==> inputs of 12-17 <==
==> flow/design.v <==
module datapath #(parameter P_WIDTH=32)(
	input [P_WIDTH-1:0] input_a,
	input [P_WIDTH-1:0] input_b,
	input clk,
	input rst,
	output [P_WIDTH-1:0] out
	);
wire [P_WIDTH-1:0] mult_result;
wire [P_WIDTH-1:0] adder_out;
reg [P_WIDTH-1:0] adder_out_reg;
assign mult_result = input_a * input_b;
assign adder_out  = adder_out_reg + mult_result;
assign out = adder_out_reg;
always @(posedge clk)
 if (rst ==1) 
	adder_out_reg <= adder_out;
 else
	adder_out_reg <= 0;
endmodule
module controller #(parameter P_ADDR_WIDTH=8, parameter P_COUNT=100)(
	input clk,
	input rst,
	output reg out_rst,
	output reg ce_0,
	output reg ce_1,
	output reg we_0,
	output reg we_1,
	input  [P_ADDR_WIDTH-1:0] cjob_offset,
	output [P_ADDR_WIDTH-1:0] address_0,
	output [P_ADDR_WIDTH-1:0] address_1,
	input fin_buf_empty,
	output reg fin_rd_en,
	input fout_buf_full,
	output reg fout_wr_en,
	output reg cjob_load_en,
	output reg cjob_out_en
);
parameter IDLE= 7'b0000001,JOB_LOAD= 7'b0000010,  PREP=7'b0000100, PROCESSING = 7'b0001000, WRITE_BACK=7'b0010000, WAIT_Q=7'b0100000, WRITE_Q=7'b1000000;
reg [6:0] curr_state;
reg [6:0] next_state;
reg [P_ADDR_WIDTH-1:0] counter;
reg [P_ADDR_WIDTH-1:0] offset;
always @(curr_state,fin_buf_empty,counter,fout_buf_full)
begin
	next_state=5'b00000;
	case (curr_state)	
		IDLE:
			if(!fin_buf_empty)
				next_state=IDLE;
			else
				next_state=JOB_LOAD;
		JOB_LOAD:
			next_state=PREP;
		PREP:
			next_state=PROCESSING;
		PROCESSING:
			if(counter<P_COUNT-1+offset)			
				next_state = PROCESSING;
			else
				next_state = WRITE_BACK;
		WRITE_BACK:
			next_state=WAIT_Q;
		WAIT_Q:
			if(!fout_buf_full)
				next_state=WAIT_Q;
			else
				next_state=WRITE_Q;
		WRITE_Q:
			next_state=IDLE;
		default:
			next_state=IDLE;
	endcase
end
always @(posedge clk)       
begin
	if(rst==1)
		curr_state <= IDLE;
	else
		curr_state <= next_state;
end
always @(posedge clk)       
begin
	case(curr_state)
		IDLE:	begin
			out_rst<=0;
			ce_0<=0;
			ce_1<=0;
			we_0<=0;
			we_1<=0;
			counter <= 0;
			fin_rd_en<=0;
			fout_wr_en<=0;
			cjob_load_en<=0;
			cjob_out_en<=0;
			offset<=0;
			end
		JOB_LOAD:
			begin
			fin_rd_en<=1;
			cjob_load_en<=1;
			end
		PREP:
			begin
			fin_rd_en<=0;
			ce_0<=1;
			ce_1<=1;
			we_0<=0;
			we_1<=0;
			cjob_load_en<=0;
			counter<=cjob_offset;
			offset<=cjob_offset;
			end
		PROCESSING:
			begin
			cjob_load_en<=0;
			out_rst<=1;
			counter<= counter+1;
			end
		WRITE_BACK:
			begin
			ce_1<=0;
			we_0<=1;
			counter<=counter+P_COUNT;
			end
		WAIT_Q:
			begin
			ce_0<=0;
			counter<=0;
			cjob_out_en<=1;
			end
		WRITE_Q:
			begin
			fout_wr_en<=1;
			cjob_out_en<=1;
			end
		default:
			begin
			end
	endcase
end
assign address_0 = counter<<2;
assign address_1 = (counter+P_COUNT)<<2;
endmodule
module cjob_register #(parameter P_ADDR_WIDTH=16)
(
	input clk,
	input rst,
	input load,
	input out_en,
	input [(3+2+16)-1:0] data_in,
	output reg [(3+2+16)-1:0] data_out
);
reg [(3+2+16)-1:0] current_job;
always @(posedge clk) begin
	if(rst) begin
		data_out = 0;
		current_job = 0;
	end
	else begin
		if (load) current_job = data_in;
		if(out_en) data_out = current_job;
    end
end
endmodule
module dot_product (
	input ap_clk,
	input ap_rst,
	output [16-1:0]  	memory_Addr_A,
	output 						memory_EN_A,
	output 						memory_WEN_A,
	output [32-1:0]	memory_Din_A,
	input  [32-1:0] 	memory_Dout_A,
	output [16-1:0]  	memory_Addr_B,
	output 						memory_EN_B,
	output 						memory_WEN_B,
	output [32-1:0]	memory_Din_B,
	input  [32-1:0] 	memory_Dout_B,
	input 						fifo_in_empty_n,
	input  [(3+2+16)-1:0]	fifo_in_dout,
	output 						fifo_in_read,
	input 						fifo_out_full_n,
	output 						fifo_out_write,
	output [(3+2+16)-1:0]	fifo_out_din
);
	wire 						internal_rst;
	wire 						cjob_load_en;
	wire 						cjob_out_en;
	wire [16-1:0] 		job_offset;
datapath #(32) dp(
	.input_a(memory_Dout_A), 
	.input_b(memory_Dout_B), 
	.clk(ap_clk), 
	.rst(internal_rst), 
	.out(memory_Din_A)
);
controller #(16, 100) ctrl(
	.clk(ap_clk),
	.rst(ap_rst),
	.out_rst(internal_rst),
	.ce_0(memory_EN_A),
	.ce_1(memory_EN_B),
	.we_0(memory_WEN_A),
	.we_1(memory_WEN_B),
	.cjob_offset(job_offset),
	.address_0(memory_Addr_A),
	.address_1(memory_Addr_B),
	.fin_buf_empty(fifo_in_empty_n),
	.fin_rd_en(fifo_in_read),
	.fout_buf_full(fifo_out_full_n),
	.fout_wr_en(fifo_out_write),
	.cjob_load_en(cjob_load_en),
	.cjob_out_en(cjob_out_en)
);
cjob_register cjob_reg(
	.clk(ap_clk),
	.rst(ap_rst),
	.load(cjob_load_en),
	.out_en(cjob_out_en),
	.data_in(fifo_in_dout),
	.data_out(fifo_out_din)
);
assign job_offset = fifo_in_dout[16-1:0];
assign memory_Din_B = 0;
endmodule
==> flow/run.sh <==
#!/bin/bash
# the make line also repeats each setting of config.mk as NAME=value (left out here)
make -C /OpenROAD-flow-scripts/flow DESIGN_CONFIG=/design/flow/config.mk WORK_HOME=/design/flow/orfs CLKGATE_MAP_FILE= finish
==> flow/config.mk <==
export PLATFORM = sky130hd
export DESIGN_NAME = dot_product
export DESIGN_NICKNAME = dot_product
export VERILOG_FILES = /design/flow/design.v
export SDC_FILE = /design/flow/constraint.sdc
export NUM_CORES = 4
export LEC_CHECK = 0
export ABC_AREA = 1
export CAP_MARGIN = 20
export CORE_MARGIN = 2
export CORE_UTILIZATION = 66
export CTS_CLUSTER_DIAMETER = 345
export CTS_CLUSTER_SIZE = 96
export PLACE_DENSITY = 0.36
export SLEW_MARGIN = 20
export TNS_END_PERCENT = 5
==> flow/constraint.sdc <==
create_clock -name core_clock -period 4.43 [get_ports {ap_clk}]
set_input_delay 0.8860 -clock core_clock [delete_from_list [all_inputs] [get_ports {ap_clk}]]
set_output_delay 0.8860 -clock core_clock [all_outputs]
set_load 0.01 [all_outputs]
==> 05-16: changes against 12-17 <==
==> flow/config.mk (replaced) <==
export PLATFORM = sky130hd
export DESIGN_NAME = dot_product
export DESIGN_NICKNAME = dot_product
export VERILOG_FILES = /design/flow/design.v
export SDC_FILE = /design/flow/constraint.sdc
export NUM_CORES = 4
export LEC_CHECK = 0
export ABC_AREA = 1
export CAP_MARGIN = 20
export CORE_ASPECT_RATIO = 1.07
export CORE_MARGIN = 2
export CORE_UTILIZATION = 40
export HOLD_SLACK_MARGIN = 0.04
export SLEW_MARGIN = 20
==> flow/constraint.sdc (replaced) <==
create_clock -name core_clock -period 8.0 [get_ports {ap_clk}]
set_input_delay 1.6000 -clock core_clock [delete_from_list [all_inputs] [get_ports {ap_clk}]]
set_output_delay 1.6000 -clock core_clock [all_outputs]
set_load 0.01 [all_outputs]
==> results <==
Clock buf/inv share: 12-17 1.98%; 05-16 1.96%
Cell depth of the worst hold path: 12-17 0; 05-16 2
Multi-input logic portion of the cell area: 12-17 57.6%; 05-16 57.4%
Count of vias placed by the detailed router: 12-17 21231; 05-16 19380
Register share of the cell area: 12-17 9.65%; 05-16 9.77%
Crit-path max FO: 12-17 7; 05-16 10
Area used by multi-input combinational logic: 12-17 16900 um2; 05-16 16600 um2
Height of the die: 12-17 193 um; 05-16 255 um
Total wire length: 12-17 73600 um; 05-16 69900 um
Run status: 12-17 complete, but fails checks; 05-16 complete, no violations
Layout check failures: 12-17 negative setup slack; 05-16 -
Arrival time reported for the critical path endpoint: 12-17 7.42 ns; 05-16 8.13 ns
Wire length of the first global-routing pass: 12-17 112000 um; 05-16 107000 um
Launch point of the worst hold path: 12-17 ctrl.curr_state[1]$_DFF_P_; 05-16 ctrl.curr_state[6]$_DFF_P_

==> branch quartz <==
RTL: the design.v shown in full above, as it stands there.
clock: 5.98 ns
lec_check: 0
cap_margin: 20
core_margin: 2
core_utilization: 57
setup_slack_margin: 1.5
slew_margin: 20
run.sh (not shown) runs the stock make flow with config.mk's settings and CLKGATE_MAP_FILE=.
==> branch harbor (differences from branch quartz) <==
CORE_UTILIZATION = 69   (was 57)
CTS_CLUSTER_SIZE = 39   (was unset)
HOLD_SLACK_MARGIN = 0.29   (was unset)
PLACE_DENSITY_LB_ADDON = 0.26   (was unset)
SETUP_SLACK_MARGIN = unset   (was 1.5)
==> flow/constraint.sdc (replaced) <==
create_clock -name core_clock -period 8.0 [get_ports {ap_clk}]
set_input_delay 1.6000 -clock core_clock [delete_from_list [all_inputs] [get_ports {ap_clk}]]
set_output_delay 1.6000 -clock core_clock [all_outputs]
set_load 0.01 [all_outputs]
==> branch tundra (differences from branch quartz) <==
CAP_MARGIN = 0   (was 20)
CORE_ASPECT_RATIO = 0.71   (was unset)
CORE_UTILIZATION = 70   (was 57)
SETUP_SLACK_MARGIN = 0.83   (was 1.5)
==> flow/constraint.sdc (replaced) <==
create_clock -name core_clock -period 4.86 [get_ports {ap_clk}]
set_input_delay 0.9720 -clock core_clock [delete_from_list [all_inputs] [get_ports {ap_clk}]]
set_output_delay 0.9720 -clock core_clock [all_outputs]
set_load 0.01 [all_outputs]
==> metrics.yaml <==
gr-usage-met3_pct: 10.1
so_faults: "setup timing"
clk_latency_ns: 0.45
initialDrtViolationCount: 1829
wl_met2_mm: 32.9
relSlewSlack_pct: 30.9
met3WireLength_mm: 8.83
cp.required_ns: 8.28
finalSetupViolations: 3
status: "finished with violations"
layout_setup_ws_ns: -0.0996
grt_max_degree: 48
initial_core_util_pct: 70.2
[end of results for branch harbor]
==> metrics.yaml <==
initialDrtViolationCount: 3313
layout_setup_ws_ns: -2.72
syn2layout_area_growth_pct: 28.2
finalSetupViolations: 24
cp.required_ns: 5.15
n_all_inverters: 494
finalCritPeriodShare_pct: 156
initial_core_util_pct: 71.8
n_fill_cell: 1132
grt_max_degree: 50
warnings: 31
wl_met2_mm: 37.2
status: "finished with violations"
so_faults: "setup timing"
clk_latency_ns: 0.45
[end of results for branch tundra]
==> metrics.yaml <==
gr-usage-met3_pct: 7.19
finalSetupViolations: 21
met3WireLength_mm: 6.04
io_pins: 212
relSlewSlack_pct: 27.7
initial_core_util_pct: 57.6
so_faults: "setup timing"
clk_latency_ns: 0.44
cp.required_ns: 6.32
grt_max_degree: 50
status: "finished with violations"
layout_setup_ws_ns: -1.37
crit_arrival_ns: 7.69
[end of results for branch quartz]
